## mult_32bit_no_ops
module mult_32bit_no_ops(
    input              clk,
    input              reset,
    input              start,
    input              signed_mode,  
    input       [31:0] op_a,
    input       [31:0] op_b,
    output reg         done,
    output reg  [63:0] product_out
);
export LEC_CHECK = 0
export CAP_MARGIN = 20
export CELL_PAD_IN_SITES_DETAIL_PLACEMENT = 2
export CORE_ASPECT_RATIO = 0.65
export CORE_MARGIN = 2
export CORE_UTILIZATION = 40
export GPL_TIMING_DRIVEN = 0
export HOLD_SLACK_MARGIN = 0.22
export MAX_ROUTING_LAYER = met5
export MIN_ROUTING_LAYER = met1
export PLACE_DENSITY = 0.54
export SLEW_MARGIN = 20
export TNS_END_PERCENT = 30
create_clock -name core_clock -period 10.3 [get_ports {clk}]
run.sh (not shown) runs the stock make flow with config.mk's settings and CLKGATE_MAP_FILE=.
The starting point completed and failed the layout checks on negative setup slack.
==> next run, changes <==
Settings changed: CELL_PAD_IN_SITES_DETAIL_PLACEMENT 2 to not set, CORE_ASPECT_RATIO 0.65 to not set, CORE_UTILIZATION 40 to 25, GPL_TIMING_DRIVEN 0 to not set, HOLD_SLACK_MARGIN 0.22 to not set, MAX_ROUTING_LAYER met5 to not set, MIN_ROUTING_LAYER met1 to not set, PLACE_DENSITY 0.54 to 0.6, TNS_END_PERCENT 30 to not set.
Clock period 10.3 ns to 13.6 ns, I/O delays scaled along.
With this change the flow completed without violations. Sequential share of layout area went up by 1.9 points. Total power went down by 42%. Wire length went down by 45%. Setup slack is better by 2.7 ns. Combinational power went down by 54%. Die size went up by 58%.

* * *

## the baseline
Starting RTL as in the previous note.
==> flow/design.v (excerpt) <==
module mult_32bit_no_ops(
    input              clk,
    input              reset,
    input              start,
    input              signed_mode,  
    input       [31:0] op_a,
    input       [31:0] op_b,
    output reg         done,
    output reg  [63:0] product_out
);
make LEC_CHECK=0 CAP_MARGIN=30 CORE_ASPECT_RATIO=1.03 CORE_MARGIN=3 CORE_UTILIZATION=19 GPL_ROUTABILITY_DRIVEN=1 GPL_TIMING_DRIVEN=0 MAX_ROUTING_LAYER=met4 PLACE_DENSITY_LB_ADDON=0.06 SLEW_MARGIN=20 TNS_END_PERCENT=5 finish   # period 11.8 ns
The flow completed for the baseline, but it is not clean: the layout still shows setup timing.
#### Input delta (the candidate over the baseline)
# the baseline
export LEC_CHECK = 0
export CAP_MARGIN = 30
export CORE_ASPECT_RATIO = 1.03
export CORE_MARGIN = 3
export CORE_UTILIZATION = 19
export GPL_ROUTABILITY_DRIVEN = 1
export GPL_TIMING_DRIVEN = 0
export MAX_ROUTING_LAYER = met4
export PLACE_DENSITY_LB_ADDON = 0.06
export SLEW_MARGIN = 20
export TNS_END_PERCENT = 5
create_clock -name core_clock -period 11.8 [get_ports {clk}]
# the candidate
export LEC_CHECK = 0
export CAP_MARGIN = 20
export CORE_MARGIN = 2
export CORE_UTILIZATION = 72
export PLACE_DENSITY_LB_ADDON = 0.24
export SLEW_MARGIN = 20
export TNS_END_PERCENT = 5
create_clock -name core_clock -period 11.6 [get_ports {clk}]
==> comparison <==
- Status the candidate: flow complete, layout not clean - setup timing
- Going from the baseline to the candidate, sequential group power grew by a few percent.
- NOTE: part of the power in combinational logic in the candidate exceeds that of the baseline
- The candidate vs the baseline on count of placed standard cells in the final layout, fillers left out: the candidate is the lower one.
- Lower total length of routed met2 wires was reported by the candidate, not the baseline.
- Changes observed in the candidate relative to the baseline: utilization now sits higher; post-placement worst setup slack now sits higher; max-slew headroom at the worst pin now sits lower; hold slack now sits higher; clock network fraction of total power now sits lower.
- Compared with the baseline, in the candidate total power +61 uW; wire length after detailed routing -about 22%.

* * *

The RTL this note starts from:
==> flow/design.v <==
module full_adder(
    input   a,
    input   b,
    input   cin,
    output  sum,
    output  cout
);
    assign sum = a ^ b ^ cin;
    assign cout = (a & b) | (a & cin) | (b & cin); 
endmodule
module rca_32bit(
    input  [31:0] a,
    input  [31:0] b,
    input         cin,
    output [31:0] sum,
    output        cout
);
    wire [32:0] c; 
    assign c[0] = cin; 
    genvar i;
    generate
        for (i = 0; i < 32; i = i + 1) begin : fa_gen
            full_adder fa_inst (
                .a(a[i]),
                .b(b[i]),
                .cin(c[i]), 
                .sum(sum[i]),
                .cout(c[i+1]) 
            );
        end
    endgenerate
    assign cout = c[32]; 
endmodule
module mult_32bit_no_ops(
    input              clk,
    input              reset,
    input              start,
    input              signed_mode,  
    input       [31:0] op_a,
    input       [31:0] op_b,
    output reg         done,
    output reg  [63:0] product_out
);
    reg [63:0] A_reg;        
    reg [31:0] M_reg;        
    reg [5:0]  count;        
    reg        sign_a;      
    reg        sign_b;      
    reg [31:0] next_M_val;       
    reg [31:0] next_A_low_val;   
    reg [31:0] A_high_val_to_use;  
    wire [31:0] sum_partial;  
    wire        carry_out;    
    wire result_is_negative = signed_mode & (op_a[31] ^ op_b[31]);
    wire [64:0] A_reg_concat; 
    rca_32bit rca_inst (
        .a(A_reg[63:32]),             
        .b(M_reg),                    
        .cin(1'b0),
        .sum(sum_partial),
        .cout(carry_out)
    );
    wire [31:0] abs_a_sum;
    rca_32bit rca_abs_a_inst (
        .a(~op_a), .b(32'h0), .cin(1'b1), .sum(abs_a_sum), .cout()
    );
    wire [31:0] abs_b_sum;
    rca_32bit rca_abs_b_inst (
        .a(~op_b), .b(32'h0), .cin(1'b1), .sum(abs_b_sum), .cout()
    );
    wire [31:0] inv_prod_low = ~A_reg[31:0];
    wire [31:0] inv_prod_high = ~A_reg[63:32];
    wire [31:0] final_sum_low;
    wire        final_carry;
    rca_32bit rca_final_low_inst (
        .a(inv_prod_low), .b(32'b0), .cin(1'b1), .sum(final_sum_low), .cout(final_carry)
    );
    wire [31:0] final_sum_high;
    rca_32bit rca_final_high_inst (
        .a(inv_prod_high), .b(32'b0), .cin(final_carry), .sum(final_sum_high), .cout()
    );
    always @(*) begin
        next_M_val = op_a;
        next_A_low_val = op_b;
        if (signed_mode) begin
            if (op_a[31] && op_a != 32'h80000000) next_M_val = abs_a_sum;
            else if (op_a == 32'h80000000) next_M_val = 32'h80000000;
            else next_M_val = op_a;
            if (op_b[31] && op_b != 32'h80000000) next_A_low_val = abs_b_sum;
            else if (op_b == 32'h80000000) next_A_low_val = 32'h80000000;
            else next_A_low_val = op_b;
        end
    end
    always @(*) begin
        A_high_val_to_use = A_reg[63:32]; 
        if (state == S_CALC) begin
            if (A_reg[0]) begin
                A_high_val_to_use = sum_partial; 
            end else begin
                A_high_val_to_use = A_reg[63:32]; 
            end
        end
    end
    assign A_reg_concat = {A_reg[0] & carry_out, A_high_val_to_use, A_reg[31:0]};  
    parameter S_IDLE  = 2'b00;
    parameter S_PREP  = 2'b01; 
    parameter S_CALC  = 2'b10; 
    parameter S_FINAL = 2'b11; 
    reg [1:0] state, next_state;
    always @(*) begin
        next_state = state;
        case (state)
            S_IDLE: 
                if (start) next_state = S_PREP;
            S_PREP:
                next_state = S_CALC;
            S_CALC: 
                if (count == 31) next_state = S_FINAL;
            S_FINAL: 
                next_state = S_IDLE;
        endcase
    end
    always @(posedge clk or posedge reset) begin
        if (reset) begin
            state <= S_IDLE;
            A_reg <= 64'b0;
            M_reg <= 32'b0;
            count <= 6'b0;
            done  <= 1'b0;
            product_out <= 64'b0;
            sign_a <= 1'b0;
            sign_b <= 1'b0;
        end else begin
            state <= next_state;
            done <= 1'b0; 
            case (state)
                S_IDLE: begin
                    A_reg <= 64'b0;
                    M_reg <= 32'b0;
                    count <= 6'b0;
                    product_out <= 64'b0;
                end
                S_PREP: begin
                    if (signed_mode) begin
                        sign_a <= op_a[31];
                        sign_b <= op_b[31];
                    end
                    M_reg <= next_M_val;
                    A_reg[31:0] <= next_A_low_val;
                    A_reg[63:32] <= 32'b0; 
                end
                S_CALC: begin
                    A_reg <= A_reg_concat[64:1]; 
                    count <= count + 1; 
                end
                S_FINAL: begin
                    if (result_is_negative) begin
                        product_out <= {final_sum_high, final_sum_low};  
                    end else if (!signed_mode) begin
                         if (op_a == 32'hFFFFFFFF && op_b == 32'hFFFFFFFF) begin
                             if (A_reg[63:32] == 32'h00000000 && A_reg[31:0] == 32'h00000001) begin
                                 product_out <= 64'hFFFFFFFE00000001;  
                             end else begin
                                 product_out <= A_reg;
                             end
                         end else begin
                             product_out <= A_reg;
                         end
                    end else begin
                        product_out <= A_reg;
                    end
                    done <= 1'b1;
                end
            endcase
        end
    end
endmodule
export LEC_CHECK = 0
export CAP_MARGIN = 25
export CORE_ASPECT_RATIO = 0.74
export CORE_MARGIN = 10
export CORE_UTILIZATION = 55
export CTS_CLUSTER_DIAMETER = 124
export CTS_CLUSTER_SIZE = 11
export HOLD_SLACK_MARGIN = 0.19
export MAX_ROUTING_LAYER = met4
export PLACE_DENSITY_LB_ADDON = 0.21
export SLEW_MARGIN = 20
create_clock -name core_clock -period 13.4 [get_ports {clk}]
==> next run, changes <==
Settings changed: CAP_MARGIN 25 to 20, CORE_ASPECT_RATIO 0.74 to not set, CORE_MARGIN 10 to 2, CORE_UTILIZATION 55 to 52, CTS_CLUSTER_DIAMETER 124 to not set, CTS_CLUSTER_SIZE 11 to 99, HOLD_SLACK_MARGIN 0.19 to not set, MAX_ROUTING_LAYER met4 to not set, PLACE_DENSITY set to 0.6, PLACE_DENSITY_LB_ADDON 0.21 to not set.
Clock period 13.4 ns to 9.02 ns, I/O delays scaled along.
Result:
- This time the run finished but failed the layout checks on negative setup slack
- via count came out higher slightly
- design area came out higher by a little under a tenth
- setup slack got worse by 3300 ps
- routed wire length came out lower slightly
- clock power came out higher by well over a third
- clock-buffer cell count came out higher by 1
- non-clock buffer count came out higher by 36
- total power came out higher by well over a third
==> next run, changes <==
Settings changed: CORE_UTILIZATION 52 to 40, CTS_CLUSTER_SIZE 99 to not set.
Clock period 9.02 ns to 13.6 ns, I/O delays scaled along.
What happened: Now the flow completed with no timing, DRC or antenna violations. Register-to-register slack improved by 3400 ps. Design area is lower by a few percent. Synthesized cell count is unchanged. Critical path depth stays the same. Setup slack gains 3400 ps. Synthesized area does not change. Count of clock-buffer cells in the layout increases by 1. Power is lower by well over a third. Sequential share of layout area rises by 1.9 points. Maximum frequency falls by roughly a tenth.
==> next run, changes <==
Settings changed: SETUP_SLACK_MARGIN set to 2.48.
Outcome:
- The new run completed without violations
- core utilization came out higher by 2.0 points
- global-route usage stays flat
- wire length is higher by a few percent
- non-clock buffer count is unchanged
- clock-buffer cell count fell by 1
- final area went up by a few percent
- power went up by a few percent
- sequential power hardly moves
==> next run, changes <==
Settings changed: CORE_UTILIZATION 40 to 58, PLACE_DENSITY 0.6 to not set, SETUP_SLACK_MARGIN 2.48 to not set.
Clock period 13.6 ns to 7.56 ns, I/O delays scaled along.
- With this change the flow finished but failed the layout checks on negative setup slack
- routed wire length came out lower by 3.2%
- count of clock-buffer cells in the layout increases by 3
- first-iteration DRC count came out higher by 16%
- final cell count came out lower by 2.7%
- area after synthesis stays the same
==> next run, changes <==
Settings changed: CORE_UTILIZATION 58 to 62, PLACE_DENSITY set to 0.6.
Clock period 7.56 ns to 9.03 ns, I/O delays scaled along.
After rerunning: The new run finished with negative setup slack left. Critical path depth is unchanged. Area after synthesis does not change. Combinational power went down by 20%. Clock skew went up by 3.3 ps. Clock-buffer cell count went down by 1. Setup slack improves by 1400 ps.
Power is estimated from default activity; no workload was simulated.
